==> build 67: inputs <==
==> flow/design.v <==
module ieee754multiplier (
    input logic clk, rst_n,
    input logic [31:0] a_i,
    input logic [31:0] b_i,
    input logic start_i,
    output logic done_o,
    output logic nan_o,
    output logic inifinit_o,
    output logic overflow_o,
    output logic underflow_o,
    output logic [31:0] product_o
);
typedef enum logic[1:0] {
    INITIAL_STATE = 2'b00,
    MULTIPLY_STEP = 2'b01,
    RESULT_VERIFICATION_STEP = 2'b10,
    DONE = 2'b11
} MULTIPLIER_FSM_STATE;
MULTIPLIER_FSM_STATE current_state;
logic [31:0] a_r, b_r;  
logic signal_a, signal_b;
logic [7:0] exponent_a, exponent_b;
logic [23:0] mantissa_a, mantissa_b;  
logic [47:0] mantissa_temp;
logic [9:0] exponent_temp;
logic [31:0] product_r;      
logic [1:0]  exponent_hi_r;  
always_comb begin : MULTIPLIER_COMB_BLOCK
    signal_a = a_r[31];  
    signal_b = b_r[31];  
    exponent_a = a_r[30:23];  
    exponent_b = b_r[30:23];  
    mantissa_a[23] = 1;
    mantissa_a[22:0] = a_r[22:0];   
    mantissa_b[23] = 1;
    mantissa_b[22:0] = b_r[22:0];   
    if (mantissa_a[22-:23] == 0 || mantissa_b[22-:23] == 0) begin  
        mantissa_temp = 0;  
        exponent_temp = 0;  
    end else begin
        mantissa_temp = mantissa_a * mantissa_b;  
        exponent_temp = exponent_a + exponent_b - 127;  
        if (mantissa_temp[47] == 1) begin  
            mantissa_temp = mantissa_temp >> 1;  
            exponent_temp = exponent_temp + 1;  
        end
    end
end
always_ff @(posedge clk, negedge rst_n) begin : MULTIPLIER_FF_BLOCK
    if(!rst_n) begin
        current_state <= INITIAL_STATE;
        a_r <= 32'b0;
        b_r <= 32'b0;
        product_r <= 32'b0;
        exponent_hi_r <= 2'b0;
        done_o <= 1'b0;
        nan_o <= 1'b0;
        inifinit_o <= 1'b0;
        overflow_o <= 1'b0;
        underflow_o <= 1'b0;
        product_o <= 32'b0;
    end else begin
        case (current_state)
            INITIAL_STATE, DONE: begin
                done_o <= 1'b0;
                if (start_i) begin
                    a_r <= a_i;
                    b_r <= b_i;
                    current_state <= MULTIPLY_STEP;
                end else begin
                    current_state <= INITIAL_STATE;
                end
            end
            MULTIPLY_STEP: begin
                product_r[31] <= signal_a ^ signal_b;  
                product_r[30:23] <= exponent_temp[7:0];  
                product_r[22:0] <= mantissa_temp[45:23];  
                exponent_hi_r <= exponent_temp[9:8];
                current_state <= RESULT_VERIFICATION_STEP;
            end
            RESULT_VERIFICATION_STEP: begin
                nan_o <= 1'b0;
                inifinit_o <= 1'b0;
                overflow_o <= 1'b0;
                underflow_o <= 1'b0;
                product_o <= product_r;
                if (product_r[30:23] == 8'hFF && product_r[22:0] != 23'b00) begin
                    nan_o <= 1'b1;
                    product_o <= 32'b00;
                end else if (product_r[30:23] == 8'b11111111 && product_r[22:0] == 23'b0) begin
                    inifinit_o <= 1'b1;
                end else if (exponent_hi_r[0] == 1'b1 || exponent_hi_r[1] == 1'b1) begin
                    overflow_o <= 1'b1;
                    product_o <= 32'h7FFFFFFF;
                end else if (product_r[30:23] == 8'b00000000) begin
                    underflow_o <= 1'b1;
                    product_o <= 32'b00;
                end
                done_o <= 1'b1;
                current_state <= DONE;
            end
        endcase
    end
end
endmodule
==> flow/run.sh <==
#!/bin/bash
# the make line also repeats each setting of config.mk as NAME=value (left out here)
make -C /OpenROAD-flow-scripts/flow DESIGN_CONFIG=/design/flow/config.mk WORK_HOME=/design/flow/orfs CLKGATE_MAP_FILE= finish
==> flow/config.mk <==
export PLATFORM = sky130hd
export DESIGN_NAME = ieee754multiplier
export DESIGN_NICKNAME = ieee754multiplier
export VERILOG_FILES = /design/flow/design.v
export SDC_FILE = /design/flow/constraint.sdc
export NUM_CORES = 4
export LEC_CHECK = 0
export CAP_MARGIN = 20
export CORE_ASPECT_RATIO = 0.5
export CORE_MARGIN = 2
export CORE_UTILIZATION = 50
export SLEW_MARGIN = 20
==> flow/constraint.sdc <==
create_clock -name core_clock -period 9.0 [get_ports {clk}]
set_input_delay 1.8000 -clock core_clock [delete_from_list [all_inputs] [get_ports {clk}]]
set_output_delay 1.8000 -clock core_clock [all_outputs]
set_load 0.01 [all_outputs]
==> trial 38: changes against build 67 <==
Settings changed: CAP_MARGIN 20 to 0, CORE_ASPECT_RATIO 0.5 to unset, CORE_UTILIZATION 50 to 72, CTS_CLUSTER_DIAMETER set to 28, SETUP_SLACK_MARGIN set to 0.33.
==> flow/constraint.sdc (replaced) <==
create_clock -name core_clock -period 6.22 [get_ports {clk}]
set_input_delay 1.2440 -clock core_clock [delete_from_list [all_inputs] [get_ports {clk}]]
set_output_delay 1.2440 -clock core_clock [all_outputs]
set_load 0.01 [all_outputs]
==> build 71: changes against build 67 <==
Settings changed: ABC_AREA set to 1, CORE_ASPECT_RATIO 0.5 to unset, CORE_UTILIZATION 50 to 65, CTS_CLUSTER_SIZE set to 95, SETUP_SLACK_MARGIN set to 1.03, TNS_END_PERCENT set to 5.
==> flow/constraint.sdc (replaced) <==
create_clock -name core_clock -period 3.48 [get_ports {clk}]
set_input_delay 0.6960 -clock core_clock [delete_from_list [all_inputs] [get_ports {clk}]]
set_output_delay 0.6960 -clock core_clock [all_outputs]
set_load 0.01 [all_outputs]
==> changes_impl.md <==
## Implementation

- Status: finished with violations
- Failed Checks: negative setup slack
- Ant. Diodes: 3
- Final nets: 3793
- Final setup margin: -1.76 ns
- Final Setup Violations: 33
- Skew final: 0.0303 ns
- Post-synth mux share: 0.0356
- Cell Rows: 67
# the run above: trial 38

==> changes_impl.md <==
## Implementation

- Post-route cell area: 0.0272 sq mm
- Final nets: 3485
- Post-synth mux share: 0.0356
- Comb area share: 0.670
- Xor/xnor share: 0.0134
- Skew final: 0.0177 ns
- Routed wire length: around 65000 um
- Clock buffer count: 18
- Final Setup Violations: 0
- Cell Rows: 57
- CTS H-tree lvls: 4
- Ant. Diodes: 3
- Initial antenna violation count: 1
- Final setup margin: around 0.6 ns
- Status: timing/DRC/antenna clean
# the run above: build 67

==> changes_impl.md <==
## Implementation

- Final nets: approximately 4600
- Final Setup Violations: 33
- Post-synth mux share: 0
- Ant. Diodes: 0
- Failed Checks: negative setup slack
- Post-synth EDFFs: 0
- Final ANT Viol Nets: 0
- Final setup margin: -2.90 ns
- Status: finished with violations
- Cell Rows: ~73
# the run above: build 71

